File: flow/run.sh
#!/bin/bash
# the make line also repeats each setting of config.mk as NAME=value (left out here)
make -C /OpenROAD-flow-scripts/flow DESIGN_CONFIG=/design/flow/config.mk WORK_HOME=/design/flow/orfs CLKGATE_MAP_FILE= finish
File: flow/constraint.sdc
create_clock -name core_clock -period 9.5 [get_ports {clk}]
set_input_delay 1.9000 -clock core_clock [delete_from_list [all_inputs] [get_ports {clk}]]
set_output_delay 1.9000 -clock core_clock [all_outputs]
set_load 0.01 [all_outputs]
File: flow/config.mk
export PLATFORM = sky130hd
export DESIGN_NAME = alu
export DESIGN_NICKNAME = alu
export VERILOG_FILES = /design/flow/design.v
export SDC_FILE = /design/flow/constraint.sdc
export NUM_CORES = 4
export LEC_CHECK = 0
export ABC_AREA = 1
export CAP_MARGIN = 20
export CELL_PAD_IN_SITES_DETAIL_PLACEMENT = 2
export CORE_MARGIN = 2
export CORE_UTILIZATION = 40
export CTS_CLUSTER_SIZE = 42
export GPL_ROUTABILITY_DRIVEN = 0
export SETUP_SLACK_MARGIN = -0.04
export SLEW_MARGIN = 40
export TNS_END_PERCENT = 55
File: flow/design.v
module alu #(parameter DATA_WIDTH = 32, OP = 3)
(
    input wire start,
    input wire clk,
    input wire reset_n,
    input wire [DATA_WIDTH - 1 : 0] A,
    input wire [DATA_WIDTH - 1 : 0] B,
    input wire [OP - 1 : 0] op,
    output reg [DATA_WIDTH - 1 : 0] result,
    output reg done
);
  localparam AND = 3'b000;   
  localparam OR  = 3'b001;   
  localparam ADD = 3'b010;   
  localparam NOP = 3'b011;   
  localparam SUB = 3'b100;   
  localparam MUL = 3'b101;   
  localparam SLT = 3'b110;   
  reg done_reg;
  reg [DATA_WIDTH - 1 : 0] result_reg;
  always @(posedge clk or negedge reset_n) begin
    if (!reset_n) begin
      result_reg <= 32'h00000000;
    end
    else begin
      if(start) begin
        case (op)
          AND: result_reg <=  A & B;
          OR : result_reg <=  A | B;
          ADD: result_reg <=  A + B;
          SUB: result_reg <=  A - B;
          MUL: result_reg <=  A * B;
          SLT: result_reg <= (A < B) ? 32'b1 : 32'b0;
          default: result_reg <= 32'h00000000;
        endcase
      end
    end
  end
  always @(posedge clk or negedge reset_n) begin
    if(!reset_n) begin
      done_reg <= 1'b0;
    end
    else begin
      if(start && (op != NOP)) begin
        done_reg <= 1'b1;
      end
      else begin
        done_reg <= 1'b0;
      end
    end
  end
  always @(posedge clk or negedge reset_n) begin
    if (!reset_n) begin
      done <= 1'b0;
    end
    else begin
      done <= done_reg;
    end
  end
  always @(posedge clk or negedge reset_n) begin
    if (!reset_n) begin
      result <= 32'h00000000;
    end
    else begin
      result <= result_reg;
    end
  end
endmodule
==> results.json, run 1 <==
{
  "chip_area_um2": 62000,
  "htree_levels": 3,
  "place_ws_ps": -1320,
  "avgSynthCellArea_um2": 7.04,
  "grtUsageTotal_pct": 80.9,
  "simple_gate_area_share_pct": 20.9,
  "floorplan.io_pins": 103,
  "outcome": "stopped before the end",
  "postSynthSeqShare_pct": 6.87,
  "lastStage": "5_1_grt",
  "ff_type": "dfrtp_1",
  "aoi_share_pct": 8.45,
  "clock-sinks": 66,
  "die_w_um": 249,
  "postCtsHoldBufs": 0,
  "hpwl_mm": 143,
  "dieHeight_um": 249,
  "async_reset_ff_share_pct": 100,
  "cts_max_path_buffers": 2,
  "netlist-cell-type-count": 51,
  "muxShareOfSynthArea_pct": 0,
  "common_cells": "inv_1 (953), nand2_1 (919), fa_1 (410), ha_1 (219), nand3_1 (137)",
  "core_um2": 59200,
  "largest_area_cell": "fa_1",
  "synth_top_cell_by_count": "inv_1",
  "adder_share_pct": 45.6,
  "error": "[ERROR GRT-0116] Global routing finished with congestion. Check the congestion regions in the DRC Viewer.",
  "synthCells": 3413,
  "io_buffers": 102,
  "yosys_warnings": 1,
  "cts-root-buf": "clkbuf_16",
  "synth_flops": 66,
  "synth_stat.cells": 3413,
  "fp_util_pct": 40.6,
  "synth.area.top_cells": "fa_1 (34%), inv_1 (15%), nand2_1 (14%), ha_1 (11%), dfrtp_1 (6.9%)",
  "cts_inserted_buffers": 9,
  "edf_count": 0,
  "synth_area_um2": 24000,
  "syn-num-nets": 4112,
  "topCombFamilyByArea": "adder cells",
  "grt.overflow.total": 1754,
  "yosys_area_um2": 24000,
  "top_area_share_pct": 34.2,
  "xor_share_pct": 0.802,
  "rows": 89
}
[layer usage]
layer | overflow | track usage, %
met4 | 473 | 83.0
met1 | 45 | 77.8
met3 | 24 | 62.4
met2 | 1206 | 101
met5 | 6 | 46.6
[what timing repair did]
item	CTS
buffers inserted	4
cloned	6
resized	90
setup endpoints to repair	14
pin swaps	5
[per-stage QoR]
step           instance area [um2]  cells
3_5_place_dp                 26300   4239
2_1_floorplan                24000   3413
4_1_cts                      27000   4265
3_3_place_gp                 26300   4238
==> run 2, diff against run 1 <==
- CELL_PAD_IN_SITES_DETAIL_PLACEMENT: 2 -> not set
- CORE_ASPECT_RATIO: not set -> 0.5
- CORE_UTILIZATION: 40 -> 72
- CTS_CLUSTER_DIAMETER: not set -> 312
- CTS_CLUSTER_SIZE: 42 -> 100
- GPL_ROUTABILITY_DRIVEN: 0 -> not set
- PLACE_DENSITY_LB_ADDON: not set -> 0.07
- SETUP_SLACK_MARGIN: -0.04 -> not set
- SLEW_MARGIN: 40 -> 10
- TNS_END_PERCENT: 55 -> 30
- clock period: 9.5 -> 12.4 ns (I/O delays scaled with it)
==> results.json, run 2 <==
{
  "grtUsageTotal_pct": 53.0,
  "fin_ws_ps": 2040,
  "muxShareOfSynthArea_pct": 0,
  "fillCellCount": 2059,
  "topCombFamilyByArea": "adder cells",
  "hold_ws_ps": 347,
  "clock.fmax_ghz": 0.0965,
  "syn-num-nets": 4112,
  "synth.area.top_cells": "fa_1 (34%), inv_1 (15%), nand2_1 (14%), ha_1 (11%), dfrtp_1 (6.9%)",
  "finalInstanceArea_um2": 25700,
  "netlist-cell-type-count": 51,
  "floorplan.io_pins": 103,
  "cts_inserted_buffers": 9,
  "endpoint": "result_reg[23]",
  "post-route-drc-count": 0,
  "hpwl_mm": 72.7,
  "rsz0062_at_grt": "no",
  "grt_max_degree": 67,
  "core_um2": 32900,
  "dieHeight_um": 133,
  "common_cells": "inv_1 (953), nand2_1 (919), fa_1 (410), ha_1 (219), nand3_1 (137)",
  "setup_viol": 0,
  "cts-resized-gates": 0,
  "worst_pin_slew_ps": 1310,
  "aoi_share_pct": 8.45,
  "cts.clk_slew.worst_paths_ps": 50,
  "die_w_um": 262,
  "cp.arrival_ps": 10580,
  "worst-path-buf-inv": 4,
  "crit_top_cell": "fa_1",
  "chip_area_um2": 34900,
  "dr.first_iter.drc_count": 4088,
  "path_max_fanout": 19,
  "yosys_warnings": 1,
  "period_used_pct": 83.6,
  "synth_area_um2": 24000,
  "cts_setup_buffers": 0,
  "slew_violations": 0,
  "ff2ff_setup_slack_ps": 11620,
  "insertion_delay_ps": 350,
  "worstSetupStartpoint": "A[15]",
  "synth_stat.cells": 3413,
  "async_reset_ff_share_pct": 100,
  "vias_per_cell": 6.28,
  "crit_required_ps": 12620,
  "dp.cells": 3864,
  "xor_share_pct": 0.802,
  "edf_count": 0,
  "cts-root-buf": "clkbuf_16",
  "grt_pass1_vias": 25070,
  "cp_slowest_cell": "clkdlybuf4s50_1",
  "avgSynthCellArea_um2": 7.04,
  "globalplace.congestion": 1.09,
  "ant_nets": 0,
  "rr_endpoint": "result_reg[17]",
  "grt_pass1_wl_mm": 139,
  "rows": 47,
  "synthToLayoutAreaGrowth_pct": 6.90,
  "critPathLaunchType": "input pin",
  "cts_tree": "done",
  "layoutNonFillerInstCount": 3881,
  "fp_util_pct": 73.0,
  "synthCells": 3413,
  "worstRegToRegCells": 2,
  "htree_levels": 3,
  "end_kind": "flop",
  "largest_area_cell": "fa_1",
  "adder_share_pct": 45.6,
  "n_antenna_cell": 0,
  "min_path_type": "reg2reg",
  "tns_ps": 0,
  "slowest_delay_ps": 1340,
  "synth_top_cell_by_count": "inv_1",
  "top_area_share_pct": 34.2,
  "worstHoldPathCells": 0,
  "ff_type": "dfrtp_1",
  "yosys_area_um2": 24000,
  "cap_violations": 0,
  "cts_max_path_buffers": 2,
  "outcome": "complete, no violations",
  "place_area_um2": 25400,
  "grt.overflow.total": 0,
  "nets": 4134,
  "min_period_ps": 10360,
  "vias": 24368,
  "antenna_found_initial": 1,
  "place_ws_ps": 2130,
  "firstDrtPassIters": 9,
  "wire_per_inst_um": 23.7,
  "critPathTopFamily": "adder cells",
  "postCtsHoldBufs": 0,
  "whs_endpoint": "done",
  "postSynthSeqShare_pct": 6.87,
  "slew-limit-headroom_pct": 12.6,
  "cp.depth": 25,
  "io_buffers": 102,
  "clock-sinks": 66,
  "drt_wl_total_mm": 91.8,
  "simple_gate_area_share_pct": 20.9,
  "path_class": "in2reg",
  "synth_flops": 66,
  "warning_count": 91,
  "hold_start": "done_reg",
  "finClkSkew_ps": 24.8,
  "hold_viol_final": 0,
  "r2r_start": "result_reg[17]"
}
## run 2: layout make-up
cell class / instances / area (um2) / area share [%]
multi-input combinational: 2247 / 18200 / 70.8
sequential: 66 / 1650 / 6.43
clock buffer: 11 / 243 / 0.945
clock inverter: 5 / 30.0 / 0.117
timing repair buffer: 150 / 1410 / 5.48
tap: 441 / 552 / 2.15
inverter: 961 / 3610 / 14.0
## run 2: per-layer routing
metal | track usage, % | vias to the layer above | wire [um]
met5 | 0 | - | 0
met4 | 32.8 | 0 | 7680
met3 | 23.9 | 820 | 17500
met2 | 74.8 | 2447 | 36300
met1 | 66.9 | 11058 | 30300
li1 | - | 10043 | -
## run 2: metrics by stage
stage | utilization, %
2_1_floorplan | -
3_3_place_gp | 77.0
3_5_place_dp | 77.1
6_report | 78.0
4_1_cts | 77.9
5_1_grt | 78.0
==> run 3, diff against run 2 <==
- ABC_AREA: 1 -> not set
- CORE_ASPECT_RATIO: 0.5 -> not set
- CTS_CLUSTER_DIAMETER: 312 -> 400
- CTS_CLUSTER_SIZE: 100 -> 99
- PLACE_DENSITY: not set -> 0.81
- PLACE_DENSITY_LB_ADDON: 0.07 -> not set
- SLEW_MARGIN: 10 -> 20
- TNS_END_PERCENT: 30 -> not set
- clock period: 12.4 -> 10.3 ns (I/O delays scaled with it)
==> results.json, run 3 <==
{
  "postCtsHoldBufs": 0,
  "grtUsageTotal_pct": 58.1,
  "worstHoldPathCells": 0,
  "slowest_delay_ps": 630,
  "min_period_ps": 10020,
  "whs_endpoint": "result[10]",
  "cap_violations": 0,
  "period_used_pct": 97.3,
  "xor_share_pct": 3.82,
  "async_reset_ff_share_pct": 100,
  "adder_share_pct": 49.8,
  "slew-limit-headroom_pct": 27.0,
  "topCombFamilyByArea": "adder cells",
  "io_buffers": 102,
  "critPathTopFamily": "adder cells",
  "htree_levels": 3,
  "cts.clk_slew.worst_paths_ps": 60,
  "hold_start": "result_reg[10]",
  "common_cells": "inv_1 (457), fa_1 (410), nor2_1 (384), nand2_1 (289), ha_1 (219)",
  "cp.depth": 24,
  "grt.overflow.total": 0,
  "aoi_share_pct": 12.5,
  "final_util_pct": 80.8,
  "warning_count": 90,
  "clock.fmax_ghz": 0.0998,
  "top_area_share_pct": 37.3,
  "floorplan.io_pins": 103,
  "worst_pin_slew_ps": 1090,
  "finClkSkew_ps": 6.75,
  "synth.area.top_cells": "fa_1 (37%), ha_1 (12%), inv_1 (7.8%), dfrtp_1 (7.5%), nor2_1 (6.6%)",
  "largest_area_cell": "fa_1",
  "vias": 21512,
  "grt_max_degree": 67,
  "netlist-cell-type-count": 80,
  "r2r_start": "result_reg[31]",
  "setup_viol": 0,
  "simple_gate_area_share_pct": 15.3,
  "ant_nets": 0,
  "critPathLaunchType": "input pin",
  "vias_per_cell": 6.93,
  "layoutNonFillerInstCount": 3103,
  "syn-num-nets": 3320,
  "cts_max_path_buffers": 2,
  "yosys_warnings": 1,
  "worstRegToRegCells": 6,
  "cp.arrival_ps": 10250,
  "outcome": "complete, no violations",
  "insertion_delay_ps": 340,
  "end_kind": "flop",
  "drt_wl_total_mm": 88.3,
  "hold_viol_final": 0,
  "synth_flops": 66,
  "wire_per_inst_um": 28.5,
  "dr.first_iter.drc_count": 3369,
  "cp_cell_sequence": "clkdlybuf4s50_1 > inv_1 > buf_4 > nor2_1 > fa_1 > fa_1 > fa_1 > inv_1 > fa_1 > inv_1 > fa_1 > fa_1 > fa_1 > fa_1 > ha_1 > nand2_1 > nor3_1 > nand3_1 > a211oi_1 > nor3_1 > xor2_1 > o21ai_0 > o21bai_1 > a22o_1",
  "worst-path-buf-inv": 5,
  "hpwl_mm": 68.6,
  "cts-root-buf": "clkbuf_16",
  "grt_pass1_vias": 22723,
  "grt_pass1_wl_mm": 134,
  "cts-resized-gates": 0,
  "synth_area_um2": 22000,
  "postSynthSeqShare_pct": 7.51,
  "cp_slowest_cell": "a211oi_1",
  "dieHeight_um": 179,
  "finalInstanceArea_um2": 24100,
  "path_class": "in2reg",
  "slew_violations": 0,
  "avgSynthCellArea_um2": 8.39,
  "ff2ff_setup_slack_ps": 8800,
  "min_path_type": "reg2reg",
  "firstDrtPassIters": 8,
  "synth_stat.cells": 2621,
  "antenna_found_initial": 5,
  "die_w_um": 179,
  "synthToLayoutAreaGrowth_pct": 9.74,
  "rsz0062_at_grt": "no",
  "cts_tree": "done",
  "fp_util_pct": 73.6,
  "crit_required_ps": 10530,
  "rows": 63,
  "synthCells": 2621,
  "post-route-drc-count": 0,
  "muxShareOfSynthArea_pct": 0.609,
  "nets": 3405,
  "globalplace.congestion": 1.11,
  "rr_endpoint": "result_reg[31]",
  "crit_top_cell": "fa_1",
  "path_max_fanout": 12,
  "yosys_area_um2": 22000,
  "cts_inserted_buffers": 9,
  "ff_type": "dfrtp_1",
  "cts_setup_buffers": 0,
  "tns_ps": 0,
  "synth_top_cell_by_count": "inv_1",
  "worstSetupStartpoint": "B[7]",
  "edf_count": 0,
  "place_area_um2": 23800,
  "core_um2": 29900,
  "endpoint": "result_reg[25]",
  "chip_area_um2": 31900,
  "dp.cells": 3085,
  "clock-sinks": 66
}
## run 3: metrics by stage
stage | hold slack [ps] | setup slack [ps]
floorplan | 331 | 1220
global placement | 334 | 510
detailed placement | 356 | 350
CTS | 372 | 677
global route | 384 | 240
finish | 377 | 279
## run 3: layout make-up
class / instances / area (um2)
multi-input combinational: 1950 / 18100
fill: 1880 / 5750
inverter: 476 / 1790
timing repair buffer: 203 / 1780
sequential: 66 / 1650
tap: 390 / 488
clock buffer: 10 / 239
clock inverter: 6 / 114
antenna: 2 / 5.00
## run 3: layer usage
metal	GRT usage, %	vias up	share of wire (%)
met4	47.1	8	12
met5	2.72	-	0.096
met1	64.8	10032	30
li1	-	8412	-
met2	81.2	2130	41
met3	32.0	930	18
==> run 4, diff against run 3 <==
- CORE_UTILIZATION: 72 -> 36
- CTS_CLUSTER_DIAMETER: 400 -> 340
- CTS_CLUSTER_SIZE: 99 -> not set
- PLACE_DENSITY: 0.81 -> not set
- PLACE_DENSITY_LB_ADDON: not set -> 0.07
- SETUP_SLACK_MARGIN: not set -> -0.26
- clock period: 10.3 -> 7.2 ns (I/O delays scaled with it)
==> results.json, run 4 <==
{
  "outcome": "failed layout checks",
  "violations": "negative setup slack",
  "topCombFamilyByArea": "adder cells",
  "layoutNonFillerInstCount": 3881,
  "avgSynthCellArea_um2": 8.39,
  "grt_max_degree": 67,
  "hold_start": "done_reg",
  "rr_endpoint": "result_reg[31]",
  "adder_share_pct": 49.8,
  "cts_inserted_buffers": 9,
  "yosys_warnings": 1,
  "grt_pass1_wl_mm": 146,
  "crit_top_cell": "fa_1",
  "aoi_share_pct": 12.5,
  "critPathTopFamily": "adder cells",
  "cts_max_path_buffers": 2,
  "slew-limit-headroom_pct": 29.2,
  "path_max_fanout": 4,
  "xor_share_pct": 3.82,
  "tns_ps": -8400,
  "vias": 20723,
  "postCtsHoldBufs": 0,
  "worst-path-buf-inv": 7,
  "worst_pin_slew_ps": 1050,
  "muxShareOfSynthArea_pct": 0.609,
  "cts-root-buf": "clkbuf_16",
  "netlist-cell-type-count": 80,
  "ff2ff_setup_slack_ps": 5610,
  "rsz0062_at_grt": "yes",
  "slew_violations": 0,
  "rows": 90,
  "cp_slowest_cell": "fa_2",
  "async_reset_ff_share_pct": 100,
  "floorplan.io_pins": 103,
  "edf_count": 0,
  "common_cells": "inv_1 (457), fa_1 (410), nor2_1 (384), nand2_1 (289), ha_1 (219)",
  "logic_area_um2": 19500,
  "io_buffers": 102,
  "cp.depth": 25,
  "synth.area.top_cells": "fa_1 (37%), ha_1 (12%), inv_1 (7.8%), dfrtp_1 (7.5%), nor2_1 (6.6%)",
  "min_period_ps": 7930,
  "die_w_um": 251,
  "synthToLayoutAreaGrowth_pct": 34.7,
  "period_used_pct": 110,
  "insertion_delay_ps": 340,
  "ff_type": "dfrtp_1",
  "fp_util_pct": 36.4,
  "finClkSkew_ps": 5.46,
  "firstDrtPassIters": 7,
  "fillCellCount": 5932,
  "synth_stat.cells": 2621,
  "synth_top_cell_by_count": "inv_1",
  "dieHeight_um": 251,
  "cap_violations": 0,
  "top_area_share_pct": 37.3,
  "warning_count": 93,
  "finalInstanceArea_um2": 29600,
  "synth_flops": 66,
  "dr.first_iter.drc_count": 1546,
  "simple_gate_area_share_pct": 15.3,
  "core_um2": 60400,
  "dp.cells": 3798,
  "cts.clk_slew.worst_paths_ps": 60,
  "grt_pass1_vias": 21823,
  "antenna_found_initial": 3,
  "wl_met3_mm": 5.95,
  "clock.fmax_ghz": 0.126,
  "path_class": "in2reg",
  "whs_endpoint": "done",
  "wire_per_inst_um": 25.7,
  "globalplace.congestion": 0.966,
  "worstHoldPathCells": 0,
  "yosys_area_um2": 22000,
  "syn-num-nets": 3320,
  "hpwl_mm": 84.2,
  "cts_tree": "done",
  "drt_wl_total_mm": 99.9,
  "fin_ws_ps": -732,
  "min_path_type": "reg2reg",
  "n_antenna_cell": 0,
  "drt-met1-wl_mm": 41.6,
  "critPathLaunchType": "input pin",
  "wl_met2_mm": 47.7,
  "r2r_start": "result_reg[31]",
  "chip_area_um2": 63100,
  "grt.overflow.total": 0,
  "ant_nets": 0,
  "worstSetupStartpoint": "B[4]",
  "synthCells": 2621,
  "endpoint": "result_reg[23]",
  "largest_area_cell": "fa_1",
  "flop_area_um2": 1650,
  "htree_levels": 3,
  "synth_area_um2": 22000,
  "post-route-drc-count": 0,
  "nets": 3793,
  "crit_required_ps": 7410,
  "setup_viol": 21,
  "end_kind": "flop",
  "place_area_um2": 27000,
  "clock-sinks": 66,
  "postSynthSeqShare_pct": 7.51,
  "slowest_delay_ps": 560,
  "routed.top_layer": "met4",
  "hold_viol_final": 0,
  "worstRegToRegCells": 6,
  "cp.arrival_ps": 8140,
  "grtUsageTotal_pct": 32.0,
  "vias_per_cell": 5.34
}
## run 4: what timing repair did
action / in CTS / in global routing
buffers inserted: 59 / 27
endpoints found under the setup margin: 22 / 21
pin swaps: 135 / 157
gates cloned: 1 / 0
gates resized: 485 / 200
## run 4: stage by stage
step	util, %	setup WS [ps]	hold WS [ps]
2_1_floorplan	-	-699	331
3_3_place_gp	44.7	-1800	340
3_5_place_dp	44.7	-1800	340
4_1_cts	47.6	-669	353
5_1_grt	49.1	-905	368
6_report	49.1	-732	349
## run 4: final cells by class
class | instances | share of cell area, %
flip-flops and latches | 66 | 5.58
clock buffers | 10 | 0.773
repair inverters | 1 | 0.0254
inverters | 476 | 6.41
repair buffers | 590 | 17.6
clock inverters | 6 | 0.389
well taps | 782 | 3.30
multi-input cells | 1950 | 65.9
## run 4: routing by layer
metal  track usage [%]  vias up
met5                 0        -
met4              11.6        0
met3              3.96      167
met2              53.8      768
met1              42.5    10581
li1                  -     9207
==> run 5, diff against run 4 <==
- ABC_AREA: not set -> 1
- CELL_PAD_IN_SITES_DETAIL_PLACEMENT: not set -> 2
- CELL_PAD_IN_SITES_GLOBAL_PLACEMENT: not set -> 1
- CORE_ASPECT_RATIO: not set -> 0.56
- CORE_MARGIN: 2 -> 4
- CORE_UTILIZATION: 36 -> 40
- CTS_CLUSTER_DIAMETER: 340 -> 358
- CTS_CLUSTER_SIZE: not set -> 42
- GPL_ROUTABILITY_DRIVEN: not set -> 1
- MIN_ROUTING_LAYER: not set -> met2
- PLACE_DENSITY: not set -> 0.73
- PLACE_DENSITY_LB_ADDON: 0.07 -> not set
- SETUP_SLACK_MARGIN: -0.26 -> 0.27
- SLEW_MARGIN: 20 -> 40
- TNS_END_PERCENT: not set -> 85
- clock period: 7.2 -> 9.5 ns (I/O delays scaled with it)
==> results.json, run 5 <==
{
  "chip_area_um2": 64200,
  "floorplan.io_pins": 103,
  "core_um2": 58700,
  "synthCells": 3413,
  "synth.area.top_cells": "fa_1 (34%), inv_1 (15%), nand2_1 (14%), ha_1 (11%), dfrtp_1 (6.9%)",
  "largest_area_cell": "fa_1",
  "error": "[ERROR GRT-0116] Global routing finished with congestion. Check the congestion regions in the DRC Viewer.",
  "cts_inserted_buffers": 9,
  "xor_share_pct": 0.802,
  "ff_type": "dfrtp_1",
  "fp_util_pct": 40.9,
  "hpwl_mm": 131,
  "synth_stat.cells": 3413,
  "postSynthSeqShare_pct": 6.87,
  "grt.overflow.total": 553,
  "aoi_share_pct": 8.45,
  "rows": 66,
  "topCombFamilyByArea": "adder cells",
  "postCtsHoldBufs": 0,
  "simple_gate_area_share_pct": 20.9,
  "netlist-cell-type-count": 51,
  "globalplace.congestion": 1.03,
  "muxShareOfSynthArea_pct": 0,
  "lastStage": "5_1_grt",
  "yosys_area_um2": 24000,
  "syn-num-nets": 4112,
  "outcome": "stopped before the end",
  "dieHeight_um": 191,
  "htree_levels": 3,
  "clock-sinks": 66,
  "avgSynthCellArea_um2": 7.04,
  "cts-root-buf": "clkbuf_16",
  "die_w_um": 336,
  "adder_share_pct": 45.6,
  "top_area_share_pct": 34.2,
  "common_cells": "inv_1 (953), nand2_1 (919), fa_1 (410), ha_1 (219), nand3_1 (137)",
  "yosys_warnings": 1,
  "synth_flops": 66,
  "grtUsageTotal_pct": 84.7,
  "synth_top_cell_by_count": "inv_1",
  "edf_count": 0,
  "synth_area_um2": 24000,
  "io_buffers": 102,
  "async_reset_ff_share_pct": 100,
  "cts_max_path_buffers": 2
}
## run 5: metrics by stage
step / setup slack [ps] / hold WS [ps] / instances / area (um2)
global placement: 158 / 333 / 4283 / 26600
CTS: 263 / 382 / 4303 / 27100
floorplan: 1290 / 331 / 3413 / 24000
detailed placement: -882 / 366 / 4283 / 26600
## run 5: timing repair
action | in CTS
setup buffers | 4
pin swaps | 6
cloned | 1
setup endpoints to repair | 14
gates resized | 52
## run 5: routing by layer
layer	overflow	track usage [%]
met1	-	-
met2	93	86.9
met5	46	77.7
met4	79	65.4
met3	335	94.7
==> run 6, diff against run 5 <==
- ABC_AREA: 1 -> not set
- CELL_PAD_IN_SITES_DETAIL_PLACEMENT: 2 -> not set
- CELL_PAD_IN_SITES_GLOBAL_PLACEMENT: 1 -> not set
- CORE_ASPECT_RATIO: 0.56 -> not set
- CORE_MARGIN: 4 -> 2
- CORE_UTILIZATION: 40 -> 72
- CTS_CLUSTER_DIAMETER: 358 -> 396
- CTS_CLUSTER_SIZE: 42 -> 98
- GPL_ROUTABILITY_DRIVEN: 1 -> not set
- MIN_ROUTING_LAYER: met2 -> not set
- PLACE_DENSITY: 0.73 -> not set
- SETUP_SLACK_MARGIN: 0.27 -> 0.56
- SLEW_MARGIN: 40 -> 20
- TNS_END_PERCENT: 85 -> not set
- clock period: 9.5 -> 4.49 ns (I/O delays scaled with it)
==> results.json, run 6 <==
{
  "io_buffers": 102,
  "chip_area_um2": 31900,
  "muxShareOfSynthArea_pct": 0.609,
  "netlist-cell-type-count": 80,
  "lastStage": "5_1_grt",
  "largest_area_cell": "fa_1",
  "synth_flops": 66,
  "postCtsHoldBufs": 0,
  "cts_max_path_buffers": 2,
  "postSynthSeqShare_pct": 7.51,
  "yosys_warnings": 1,
  "top_area_share_pct": 37.3,
  "yosys_area_um2": 22000,
  "adder_share_pct": 49.8,
  "dieHeight_um": 179,
  "synth_top_cell_by_count": "inv_1",
  "xor_share_pct": 3.82,
  "floorplan.io_pins": 103,
  "grtUsageTotal_pct": 92.7,
  "cts-root-buf": "clkbuf_16",
  "edf_count": 0,
  "die_w_um": 179,
  "syn-num-nets": 3320,
  "topCombFamilyByArea": "adder cells",
  "htree_levels": 3,
  "synth.area.top_cells": "fa_1 (37%), ha_1 (12%), inv_1 (7.8%), dfrtp_1 (7.5%), nor2_1 (6.6%)",
  "cts_inserted_buffers": 9,
  "core_um2": 29900,
  "fp_util_pct": 73.6,
  "async_reset_ff_share_pct": 100,
  "clock-sinks": 66,
  "place_ws_ps": -4010,
  "synth_stat.cells": 2621,
  "hpwl_mm": 75.6,
  "globalplace.congestion": 1.13,
  "ff_type": "dfrtp_1",
  "simple_gate_area_share_pct": 15.3,
  "avgSynthCellArea_um2": 8.39,
  "outcome": "stopped before the end",
  "common_cells": "inv_1 (457), fa_1 (410), nor2_1 (384), nand2_1 (289), ha_1 (219)",
  "error": "[ERROR GRT-0116] Global routing finished with congestion. Check the congestion regions in the DRC Viewer.",
  "synthCells": 2621,
  "aoi_share_pct": 12.5,
  "rows": 63,
  "synth_area_um2": 22000,
  "dp.cells": 3429,
  "grt.overflow.total": 1393
}
[run 6: metal layers]
metal,overflow,global-route usage (%)
met2,873,111
met1,64,85.5
met4,389,102
met3,62,76.8
met5,5,61.9
[run 6: what timing repair did]
item | CTS
setup endpoints to repair | 30
hold endpoints to repair | 0
buffers inserted | 58
pin swaps | 156
resized | 467
[run 6: per-stage QoR]
step	util [%]	area, um2	hold slack, ps
floorplan	-	22800	331
global placement	90.2	26900	332
detailed placement	90.2	26900	362
CTS	96.7	28900	362
==> run 7, diff against run 6 <==
- ABC_AREA: not set -> 0
- CORE_ASPECT_RATIO: not set -> 0.96
- CORE_UTILIZATION: 72 -> 70
- CTS_CLUSTER_DIAMETER: 396 -> not set
- CTS_CLUSTER_SIZE: 98 -> 29
- PLACE_DENSITY: not set -> 0.67
- SETUP_SLACK_MARGIN: 0.56 -> 2.32
- SLEW_MARGIN: 20 -> 10
- clock period: 4.49 -> 12.4 ns (I/O delays scaled with it)
==> results.json, run 7 <==
{
  "tns_ps": 0,
  "top_area_share_pct": 37.3,
  "cp.depth": 25,
  "core_um2": 30900,
  "critPathLaunchType": "input pin",
  "worst_pin_slew_ps": 1360,
  "hold_viol_final": 0,
  "die_w_um": 185,
  "ff_type": "dfrtp_1",
  "warning_count": 93,
  "worst-path-buf-inv": 7,
  "async_reset_ff_share_pct": 100,
  "crit_top_cell": "fa_1",
  "avgSynthCellArea_um2": 8.39,
  "largest_area_cell": "fa_1",
  "post-route-drc-count": 0,
  "hold_start": "done_reg",
  "final_util_pct": 79.1,
  "outcome": "complete, no violations",
  "insertion_delay_ps": 350,
  "nets": 3408,
  "clock-sinks": 66,
  "grtUsageTotal_pct": 57.3,
  "fp_util_pct": 71.2,
  "syn-num-nets": 3320,
  "crit_required_ps": 12620,
  "rows": 63,
  "globalplace.congestion": 1.04,
  "vias_per_cell": 7.08,
  "slew-limit-headroom_pct": 9.11,
  "aoi_share_pct": 12.5,
  "whs_endpoint": "done",
  "setup_viol": 0,
  "worstSetupStartpoint": "A[7]",
  "clock.fmax_ghz": 0.0952,
  "grt_max_degree": 67,
  "synth_area_um2": 22000,
  "htree_levels": 3,
  "vias": 22320,
  "period_used_pct": 84.8,
  "r2r_start": "result_reg[31]",
  "chip_area_um2": 32800,
  "grt_pass1_wl_mm": 136,
  "adder_share_pct": 49.8,
  "yosys_warnings": 1,
  "place_ws_ps": 1420,
  "synthCells": 2621,
  "cp_slowest_cell": "fa_1",
  "muxShareOfSynthArea_pct": 0.609,
  "floorplan.io_pins": 103,
  "synth_flops": 66,
  "grt.overflow.total": 0,
  "synthToLayoutAreaGrowth_pct": 11.1,
  "postCtsHoldBufs": 0,
  "xor_share_pct": 3.82,
  "synth.area.top_cells": "fa_1 (37%), ha_1 (12%), inv_1 (7.8%), dfrtp_1 (7.5%), nor2_1 (6.6%)",
  "firstDrtPassIters": 14,
  "cp.arrival_ps": 10730,
  "topCombFamilyByArea": "adder cells",
  "cts_inserted_buffers": 9,
  "common_cells": "inv_1 (457), fa_1 (410), nor2_1 (384), nand2_1 (289), ha_1 (219)",
  "path_class": "in2reg",
  "finClkSkew_ps": 14.0,
  "ff2ff_setup_slack_ps": 10790,
  "cts.clk_slew.worst_paths_ps": 60,
  "slew_violations": 0,
  "grt_pass1_vias": 22527,
  "min_period_ps": 10510,
  "path_max_fanout": 13,
  "rsz0062_at_grt": "no",
  "cts_max_path_buffers": 2,
  "end_kind": "flop",
  "simple_gate_area_share_pct": 15.3,
  "drt_wl_total_mm": 95.5,
  "worstRegToRegCells": 6,
  "cts_tree": "done",
  "netlist-cell-type-count": 80,
  "fin_ws_ps": 1890,
  "io_buffers": 102,
  "rr_endpoint": "result_reg[31]",
  "synth_stat.cells": 2621,
  "worstHoldPathCells": 0,
  "min_path_type": "reg2reg",
  "dr.first_iter.drc_count": 4237,
  "ant_nets": 0,
  "dp.cells": 3056,
  "hpwl_mm": 64.0,
  "dieHeight_um": 178,
  "endpoint": "result_reg[23]",
  "yosys_area_um2": 22000,
  "cts-root-buf": "clkbuf_16",
  "wire_per_inst_um": 30.3,
  "postSynthSeqShare_pct": 7.51,
  "slowest_delay_ps": 750,
  "critPathTopFamily": "adder cells",
  "cap_violations": 0,
  "edf_count": 0,
  "layoutNonFillerInstCount": 3151,
  "antenna_found_initial": 10,
  "synth_top_cell_by_count": "inv_1"
}
-- run 7: layout make-up --
cell class | count | area [um2]
Fill cell | 2005 | 6470
Multi-Input combinational cell | 1950 | 18100
Timing Repair inverter | 5 | 37.5
Clock buffer | 9 | 225
Clock inverter | 6 | 115
Tap cell | 422 | 528
Sequential cell | 66 | 1650
Antenna cell | 16 | 40.0
Timing Repair Buffer | 201 | 1800
Inverter | 476 | 1890
-- run 7: timing repair --
action                     4_1_cts  5_1_grt
cloned                           5        0
setup buffers                   24       35
gates resized                   37       72
setup endpoints to repair        9       18
pin swaps                        0        2
-- run 7: metal layers --
metal / wire length, um / part of all wire, % / global-route usage [%]
met1: 28800 / 30 / 63.3
met4: 10900 / 11 / 42.2
met3: 17200 / 18 / 36.1
met5: 801 / 0.84 / 8.00
met2: 37800 / 40 / 78.8
-- run 7: through the flow --
step | hold WS [ps] | instance area (um2)
global placement | 334 | 23300
CTS | 361 | 23900
detailed placement | 348 | 23300
floorplan | 331 | 22000
global route | 361 | 24400
finish | 359 | 24400
==> run 8, diff against run 7 <==
- ABC_AREA: 0 -> not set
- CAP_MARGIN: 20 -> 10
- CORE_ASPECT_RATIO: 0.96 -> not set
- CORE_MARGIN: 2 -> 10
- CORE_UTILIZATION: 70 -> 32
- CTS_CLUSTER_SIZE: 29 -> 73
- HOLD_SLACK_MARGIN: not set -> 0.02
- PLACE_DENSITY: 0.67 -> not set
- PLACE_DENSITY_LB_ADDON: not set -> 0.11
- SETUP_SLACK_MARGIN: 2.32 -> 2.37
- SLEW_MARGIN: 10 -> 20
- TNS_END_PERCENT: not set -> 100
- clock period: 12.4 -> 14.9 ns (I/O delays scaled with it)
==> results.json, run 8 <==
{
  "nets": 3351,
  "common_cells": "inv_1 (457), fa_1 (410), nor2_1 (384), nand2_1 (289), ha_1 (219)",
  "hold_viol_final": 0,
  "floorplan.io_pins": 103,
  "vias": 19018,
  "cts-root-buf": "clkbuf_16",
  "drt_wl_total_mm": 92.8,
  "place_area_um2": 24000,
  "core_um2": 68300,
  "simple_gate_area_share_pct": 15.3,
  "topCombFamilyByArea": "adder cells",
  "cp_slowest_cell": "inv_1",
  "place_ws_ps": 3020,
  "edf_count": 0,
  "top_area_share_pct": 37.3,
  "rows": 96,
  "ff2ff_setup_slack_ps": 13370,
  "synthCells": 2621,
  "worst-path-buf-inv": 6,
  "cap_violations": 0,
  "tns_ps": 0,
  "synth_flops": 66,
  "dr.first_iter.drc_count": 1650,
  "cts_setup_buffers": 0,
  "worstRegToRegCells": 6,
  "io_buffers": 102,
  "path_class": "in2reg",
  "rr_endpoint": "result_reg[31]",
  "hold_start": "done_reg",
  "muxShareOfSynthArea_pct": 0.609,
  "cts_max_path_buffers": 2,
  "yosys_warnings": 1,
  "cts_inserted_buffers": 9,
  "slew_violations": 0,
  "postSynthSeqShare_pct": 7.51,
  "fp_util_pct": 32.2,
  "r2r_start": "result_reg[31]",
  "cts-resized-gates": 0,
  "path_max_fanout": 21,
  "synth_stat.cells": 2621,
  "worstSetupStartpoint": "B[4]",
  "cp_cell_sequence": "clkdlybuf4s50_1 > inv_1 > nor2_1 > fa_1 > inv_1 > fa_1 > fa_1 > fa_1 > inv_1 > fa_1 > inv_1 > fa_1 > inv_1 > fa_1 > fa_1 > ha_1 > a211oi_1 > o21ai_0 > a31oi_1 > a21boi_1 > o21ai_0 > a311oi_1 > nor3_1 > or4_1",
  "slowest_delay_ps": 850,
  "hpwl_mm": 74.0,
  "avgSynthCellArea_um2": 8.39,
  "rsz0062_at_grt": "no",
  "async_reset_ff_share_pct": 100,
  "worstHoldPathCells": 0,
  "logic_area_um2": 18100,
  "setup_viol": 0,
  "ff_type": "dfrtp_1",
  "critPathLaunchType": "input pin",
  "cp.arrival_ps": 11820,
  "firstDrtPassIters": 6,
  "worst_pin_slew_ps": 1200,
  "chip_area_um2": 79600,
  "post-route-drc-count": 0,
  "fin_ws_ps": 3280,
  "grt.overflow.total": 0,
  "htree_levels": 3,
  "synth_area_um2": 22000,
  "finalInstanceArea_um2": 24300,
  "cp.depth": 24,
  "clock.fmax_ghz": 0.0860,
  "slew-limit-headroom_pct": 19.7,
  "synth.area.top_cells": "fa_1 (37%), ha_1 (12%), inv_1 (7.8%), dfrtp_1 (7.5%), nor2_1 (6.6%)",
  "fillCellCount": 7146,
  "end_kind": "flop",
  "grt_pass1_vias": 20244,
  "yosys_area_um2": 22000,
  "whs_endpoint": "done",
  "synthToLayoutAreaGrowth_pct": 10.4,
  "aoi_share_pct": 12.5,
  "adder_share_pct": 49.8,
  "finClkSkew_ps": 4.09,
  "antenna_found_initial": 3,
  "largest_area_cell": "fa_1",
  "postCtsHoldBufs": 0,
  "n_antenna_cell": 0,
  "clock-sinks": 66,
  "flop_area_um2": 1650,
  "grt_pass1_wl_mm": 138,
  "warning_count": 90,
  "globalplace.congestion": 0.952,
  "cts_tree": "done",
  "dieHeight_um": 282,
  "endpoint": "result_reg[23]",
  "outcome": "complete, no violations",
  "min_path_type": "reg2reg",
  "ant_nets": 0,
  "crit_required_ps": 15100,
  "grtUsageTotal_pct": 23.5,
  "xor_share_pct": 3.82,
  "die_w_um": 282,
  "vias_per_cell": 5.37,
  "wire_per_inst_um": 26.2,
  "cts.clk_slew.worst_paths_ps": 50,
  "crit_top_cell": "fa_1",
  "synth_top_cell_by_count": "inv_1",
  "critPathTopFamily": "adder cells",
  "netlist-cell-type-count": 80,
  "grt_max_degree": 67,
  "syn-num-nets": 3320,
  "insertion_delay_ps": 330,
  "min_period_ps": 11620,
  "period_used_pct": 78.0
}
-- run 8: layout make-up --
cell class | count | share of cell area [%]
clock inverter | 1 | 0.124
multi-input combinational | 1950 | 74.4
tap | 882 | 4.55
inverter | 476 | 7.36
clock buffer | 15 | 1.19
timing repair buffer | 149 | 5.60
sequential | 66 | 6.80
-- run 8: per-stage QoR --
stage	instances	hold slack, ps	utilization, %
6_report	3539	358	35.5
5_1_grt	3539	362	35.5
4_1_cts	3539	362	35.5
3_5_place_dp	3523	350	35.1
3_3_place_gp	3523	341	35.1
2_1_floorplan	2621	331	-
-- run 8: layer usage --
layer | part of all wire [%] | up-vias | GRT usage, %
met5 | 0 | - | 0
met4 | 3.8 | 0 | 7.17
met3 | 5.7 | 130 | 2.92
met2 | 46 | 717 | 38.7
met1 | 44 | 9868 | 31.8
li1 | - | 8303 | -
==> run 9, diff against run 8 <==
- ABC_AREA: not set -> 0
- CAP_MARGIN: 10 -> 20
- CORE_ASPECT_RATIO: not set -> 0.96
- CORE_MARGIN: 10 -> 2
- CORE_UTILIZATION: 32 -> 68
- CTS_CLUSTER_SIZE: 73 -> 29
- HOLD_SLACK_MARGIN: 0.02 -> -0.09
- PLACE_DENSITY_LB_ADDON: 0.11 -> not set
- SETUP_SLACK_MARGIN: 2.37 -> not set
- SLEW_MARGIN: 20 -> 10
- TNS_END_PERCENT: 100 -> not set
- clock period: 14.9 -> 8.09 ns (I/O delays scaled with it)
==> results.json, run 9 <==
{
  "chip_area_um2": 33800,
  "yosys_warnings": 1,
  "edf_count": 0,
  "htree_levels": 3,
  "fp_util_pct": 69.0,
  "top_area_share_pct": 37.3,
  "clock-sinks": 66,
  "outcome": "stopped before the end",
  "synthCells": 2621,
  "hpwl_mm": 72.2,
  "grt.overflow.total": 66,
  "topCombFamilyByArea": "adder cells",
  "grtUsageTotal_pct": 72.1,
  "ff_type": "dfrtp_1",
  "error": "[ERROR GRT-0116] Global routing finished with congestion. Check the congestion regions in the DRC Viewer.",
  "adder_share_pct": 49.8,
  "globalplace.congestion": 1.15,
  "largest_area_cell": "fa_1",
  "synth_flops": 66,
  "cts-root-buf": "clkbuf_16",
  "netlist-cell-type-count": 80,
  "avgSynthCellArea_um2": 8.39,
  "simple_gate_area_share_pct": 15.3,
  "lastStage": "5_1_grt",
  "io_buffers": 102,
  "floorplan.io_pins": 103,
  "cts_max_path_buffers": 2,
  "synth_area_um2": 22000,
  "aoi_share_pct": 12.5,
  "common_cells": "inv_1 (457), fa_1 (410), nor2_1 (384), nand2_1 (289), ha_1 (219)",
  "synth.area.top_cells": "fa_1 (37%), ha_1 (12%), inv_1 (7.8%), dfrtp_1 (7.5%), nor2_1 (6.6%)",
  "postSynthSeqShare_pct": 7.51,
  "xor_share_pct": 3.82,
  "syn-num-nets": 3320,
  "dieHeight_um": 180,
  "muxShareOfSynthArea_pct": 0.609,
  "die_w_um": 188,
  "core_um2": 31900,
  "rows": 64,
  "yosys_area_um2": 22000,
  "place_ws_ps": -942,
  "dp.cells": 3352,
  "synth_top_cell_by_count": "inv_1",
  "synth_stat.cells": 2621,
  "cts_inserted_buffers": 9,
  "async_reset_ff_share_pct": 100
}
-- run 9: what timing repair did --
action                     4_1_cts
hold buffers                     0
setup endpoints to repair       20
setup buffers                   61
gates resized                  331
cloned                           1
pin swaps                      123
-- run 9: per-stage QoR --
step	instance area [um2]	TNS (ps)
detailed placement	25700	-14040
CTS	27200	0
floorplan	22100	0
global placement	25700	-11700
-- run 9: per-layer routing --
| layer | GRT usage, % | overflow |
|---|---|---|
| met5 | 30.8 | 1 |
| met3 | 56.0 | 3 |
| met2 | 88.6 | 26 |
| met1 | 74.7 | 0 |
| met4 | 66.1 | 36 |
==> run 10, diff against run 9 <==
- CORE_UTILIZATION: 68 -> 60
- HOLD_SLACK_MARGIN: -0.09 -> not set
- PLACE_DENSITY_LB_ADDON: not set -> 0.07
- SETUP_SLACK_MARGIN: not set -> -1.08
- clock period: 8.09 -> 12.4 ns (I/O delays scaled with it)
==> results.json, run 10 <==
{
  "min_period_ps": 10770,
  "slew_violations": 0,
  "hold_viol_final": 0,
  "end_kind": "flop",
  "xor_share_pct": 3.82,
  "whs_endpoint": "done",
  "muxShareOfSynthArea_pct": 0.609,
  "async_reset_ff_share_pct": 100,
  "cts-resized-gates": 0,
  "yosys_warnings": 1,
  "worstSetupStartpoint": "B[8]",
  "rsz0062_at_grt": "no",
  "cap_violations": 0,
  "htree_levels": 3,
  "vias_per_cell": 6.32,
  "firstDrtPassIters": 6,
  "cts_inserted_buffers": 9,
  "grtUsageTotal_pct": 45.6,
  "synth.area.top_cells": "fa_1 (37%), ha_1 (12%), inv_1 (7.8%), dfrtp_1 (7.5%), nor2_1 (6.6%)",
  "largest_area_cell": "fa_1",
  "postCtsHoldBufs": 0,
  "cts_setup_buffers": 0,
  "wl_met3_mm": 9.32,
  "cts_max_path_buffers": 2,
  "worstRegToRegCells": 6,
  "crit_top_cell": "fa_1",
  "ff_type": "dfrtp_1",
  "insertion_delay_ps": 330,
  "core_um2": 36100,
  "cp.depth": 22,
  "netlist-cell-type-count": 80,
  "cts-root-buf": "clkbuf_16",
  "tns_ps": 0,
  "critPathLaunchType": "input pin",
  "grt_pass1_vias": 20455,
  "simple_gate_area_share_pct": 15.3,
  "min_path_type": "reg2reg",
  "synth_flops": 66,
  "worst-path-buf-inv": 4,
  "rr_endpoint": "result_reg[31]",
  "post-route-drc-count": 0,
  "ant_nets": 0,
  "postSynthSeqShare_pct": 7.51,
  "outcome": "complete, no violations",
  "worstHoldPathCells": 0,
  "io_buffers": 102,
  "antenna_found_initial": 4,
  "hpwl_mm": 66.1,
  "edf_count": 0,
  "path_max_fanout": 15,
  "drt-met1-wl_mm": 31.1,
  "topCombFamilyByArea": "adder cells",
  "wire_per_inst_um": 26.4,
  "critPathTopFamily": "adder cells",
  "synth_area_um2": 22000,
  "ff2ff_setup_slack_ps": 10920,
  "slew-limit-headroom_pct": 18.5,
  "dp.cells": 3126,
  "cts.clk_slew.worst_paths_ps": 60,
  "hold_start": "done_reg",
  "avgSynthCellArea_um2": 8.39,
  "globalplace.congestion": 1.06,
  "aoi_share_pct": 12.5,
  "slowest_delay_ps": 1040,
  "period_used_pct": 86.9,
  "syn-num-nets": 3320,
  "floorplan.io_pins": 103,
  "warning_count": 90,
  "clock-sinks": 66,
  "die_w_um": 199,
  "chip_area_um2": 38200,
  "wl_met2_mm": 36.9,
  "layoutNonFillerInstCount": 3148,
  "synth_top_cell_by_count": "inv_1",
  "adder_share_pct": 49.8,
  "cts_tree": "done",
  "setup_viol": 0,
  "endpoint": "result_reg[31]",
  "rows": 68,
  "cp_slowest_cell": "clkdlybuf4s50_1",
  "final_util_pct": 65.9,
  "grt_pass1_wl_mm": 126,
  "synthToLayoutAreaGrowth_pct": 8.12,
  "fp_util_pct": 60.9,
  "top_area_share_pct": 37.3,
  "dieHeight_um": 192,
  "finClkSkew_ps": 7.26,
  "yosys_area_um2": 22000,
  "vias": 19889,
  "worst_pin_slew_ps": 1220,
  "crit_required_ps": 12640,
  "synthCells": 2621,
  "dr.first_iter.drc_count": 2145,
  "clock.fmax_ghz": 0.0928,
  "path_class": "in2reg",
  "cp_cell_sequence": "clkdlybuf4s50_1 > inv_1 > nor2_1 > fa_1 > fa_1 > fa_1 > inv_1 > fa_1 > inv_1 > fa_1 > fa_1 > fa_1 > fa_1 > ha_1 > and3_1 > nand3_1 > a211oi_1 > or3_1 > nand3_1 > a21oi_1 > xnor2_1 > o311ai_1",
  "synth_stat.cells": 2621,
  "r2r_start": "result_reg[31]",
  "routed.top_layer": "met4",
  "common_cells": "inv_1 (457), fa_1 (410), nor2_1 (384), nand2_1 (289), ha_1 (219)",
  "grt_max_degree": 61,
  "drt_wl_total_mm": 83.0,
  "nets": 3348,
  "grt.overflow.total": 0,
  "cp.arrival_ps": 11010
}
==> run 10: through the flow <==
stage	area (um2)	hold slack [ps]	setup slack [ps]
final	23800	366	1630
after CTS	23700	368	1940
after global placement	23400	333	1690
after floorplan	22000	331	2900
after global routing	23800	366	1440
after detailed placement	23400	356	1620
==> run 10: final cells by class <==
cell class	count	area (um2)
multi-input cells	1950	18100
flip-flops and latches	66	1650
clock buffers	9	225
clock inverters	6	68.8
repair buffers	146	1360
fillers	3107	12300
well taps	490	613
diodes	5	12.5
inverters	476	1790
==> run 10: layer usage <==
| layer | global-route usage, % | vias up |
|---|---|---|
| met5 | 0 | - |
| met4 | 26.8 | 0 |
| met3 | 11.8 | 323 |
| met2 | 69.1 | 1334 |
| met1 | 59.3 | 9915 |
| li1 | - | 8317 |
